## ether_echo
module ether_echo
  (
   input wire         clk,
   input wire         reset,
   input wire [127:0] rx_dataout0,
   input wire [127:0] rx_dataout1,
   input wire [127:0] rx_dataout2,
   input wire [127:0] rx_dataout3,
   input wire         rx_enaout0,
   input wire         rx_sopout0,
   input wire         rx_eopout0,
   input wire         rx_eopout1,
   input wire         rx_eopout2,
   input wire         rx_eopout3,
   input wire [3:0]   rx_mtyout0,
   input wire [3:0]   rx_mtyout1,
   input wire [3:0]   rx_mtyout2,
   input wire [3:0]   rx_mtyout3,
   output wire [511:0] send_data,
   output wire         send_valid,
   output wire         send_sop,
   output wire         send_eop,
   output wire [7:0]   send_mty,
   output wire         tx_kick,
   output wire [13:0]  tx_bytes,
   input wire          cmac_busy,
   input wire          cmac_done,
   input wire          cmac_tx_rdy
   );
Size: ~8200 cells after synthesis, ~2000 flip-flops, about 75000 um^2 of cells after synthesis.
Settings: LEC_CHECK=0, CAP_MARGIN=20, CELL_PAD_IN_SITES_GLOBAL_PLACEMENT=3, CORE_ASPECT_RATIO=0.73, CORE_MARGIN=2, CORE_UTILIZATION=52, CTS_CLUSTER_SIZE=55, GPL_TIMING_DRIVEN=0, HOLD_SLACK_MARGIN=0.12, PLACE_DENSITY_LB_ADDON=0.21, SLEW_MARGIN=15; clock period 4.0 ns.
run.sh (not shown) runs the stock make flow with config.mk's settings and CLKGATE_MAP_FILE=.
The baseline ended with an error in global placement without I/O, error FLW-0024.
Change:
==> flow/config.mk (replaced) <==
export PLATFORM = sky130hd
export DESIGN_NAME = ether_echo
export DESIGN_NICKNAME = ether_echo
export VERILOG_FILES = /design/flow/design.v
export SDC_FILE = /design/flow/constraint.sdc
export NUM_CORES = 4
export LEC_CHECK = 0
export CAP_MARGIN = 20
export CORE_MARGIN = 2
export CORE_UTILIZATION = 40
export SLEW_MARGIN = 20
==> flow/constraint.sdc (replaced) <==
create_clock -name core_clock -period 3.02 [get_ports {clk}]
set_input_delay 0.6040 -clock core_clock [delete_from_list [all_inputs] [get_ports {clk}]]
set_output_delay 0.6040 -clock core_clock [all_outputs]
set_load 0.01 [all_outputs]
What happened: The changed run produced a clean layout; die size is higher by 30%; area after synthesis stays the same; synthesized cell count is unchanged.
Change:
--- a/flow/config.mk
+++ b/flow/config.mk
@@ -6,6 +6,10 @@
 export NUM_CORES = 4
 export LEC_CHECK = 0
-export CAP_MARGIN = 20
+export ABC_AREA = 1
+export CAP_MARGIN = 5
 export CORE_MARGIN = 2
-export CORE_UTILIZATION = 40
+export CORE_UTILIZATION = 72
+export CTS_CLUSTER_DIAMETER = 311
+export CTS_CLUSTER_SIZE = 74
+export MAX_ROUTING_LAYER = met4
 export SLEW_MARGIN = 20
==> flow/constraint.sdc (replaced) <==
create_clock -name core_clock -period 2.18 [get_ports {clk}]
set_input_delay 0.4360 -clock core_clock [delete_from_list [all_inputs] [get_ports {clk}]]
set_output_delay 0.4360 -clock core_clock [all_outputs]
set_load 0.01 [all_outputs]
This time the run never finished: it broke off in detailed routing with DRT-0255.
Global-route usage is higher by 25 points.
Area after synthesis goes up by 3.7%.
Die area drops by 42%.
Synthesized cell count grows by 19%.
Change:
==> flow/config.mk (replaced) <==
export PLATFORM = sky130hd
export DESIGN_NAME = ether_echo
export DESIGN_NICKNAME = ether_echo
export VERILOG_FILES = /design/flow/design.v
export SDC_FILE = /design/flow/constraint.sdc
export NUM_CORES = 4
export LEC_CHECK = 0
export CAP_MARGIN = 20
export CORE_MARGIN = 2
export CORE_UTILIZATION = 68
export CTS_CLUSTER_DIAMETER = 381
export CTS_CLUSTER_SIZE = 31
export SETUP_SLACK_MARGIN = -0.22
export SLEW_MARGIN = 20
==> flow/constraint.sdc (replaced) <==
create_clock -name core_clock -period 3.23 [get_ports {clk}]
set_input_delay 0.6460 -clock core_clock [delete_from_list [all_inputs] [get_ports {clk}]]
set_output_delay 0.6460 -clock core_clock [all_outputs]
set_load 0.01 [all_outputs]
- The new run produced a clean layout
- synthesized cell count drops by 16%
- global-route usage fell by 7.6 points
- area after synthesis drops by 3.6%
- die size is higher by 2.0%
Change:
--- a/flow/config.mk
+++ b/flow/config.mk
@@ -8,7 +8,8 @@
 export CAP_MARGIN = 20
 export CORE_MARGIN = 2
-export CORE_UTILIZATION = 68
-export CTS_CLUSTER_DIAMETER = 381
-export CTS_CLUSTER_SIZE = 31
-export SETUP_SLACK_MARGIN = -0.22
+export CORE_UTILIZATION = 71
+export CTS_CLUSTER_DIAMETER = 214
+export CTS_CLUSTER_SIZE = 15
+export SETUP_SLACK_MARGIN = 0.7
 export SLEW_MARGIN = 20
+export TNS_END_PERCENT = 75
==> flow/constraint.sdc (replaced) <==
create_clock -name core_clock -period 2.68 [get_ports {clk}]
set_input_delay 0.5360 -clock core_clock [delete_from_list [all_inputs] [get_ports {clk}]]
set_output_delay 0.5360 -clock core_clock [all_outputs]
set_load 0.01 [all_outputs]
Effect: Now the flow never finished: it broke off in global routing, error GRT-0116. Synthesized area does not change. Synthesized cell count does not change. Die size shrinks by about 4%.
Change:
--- a/flow/config.mk
+++ b/flow/config.mk
@@ -8,8 +8,7 @@
 export CAP_MARGIN = 20
 export CORE_MARGIN = 2
-export CORE_UTILIZATION = 71
-export CTS_CLUSTER_DIAMETER = 214
-export CTS_CLUSTER_SIZE = 15
-export SETUP_SLACK_MARGIN = 0.7
+export CORE_UTILIZATION = 68
+export CTS_CLUSTER_DIAMETER = 381
+export CTS_CLUSTER_SIZE = 31
+export SETUP_SLACK_MARGIN = -0.25
 export SLEW_MARGIN = 20
-export TNS_END_PERCENT = 75
==> flow/constraint.sdc (replaced) <==
create_clock -name core_clock -period 3.2 [get_ports {clk}]
set_input_delay 0.6400 -clock core_clock [delete_from_list [all_inputs] [get_ports {clk}]]
set_output_delay 0.6400 -clock core_clock [all_outputs]
set_load 0.01 [all_outputs]
With this change the flow ran to the end with no violations.
Synthesized cell count is unchanged.
Die area rises by about 4.4%.
Synthesized area does not change.
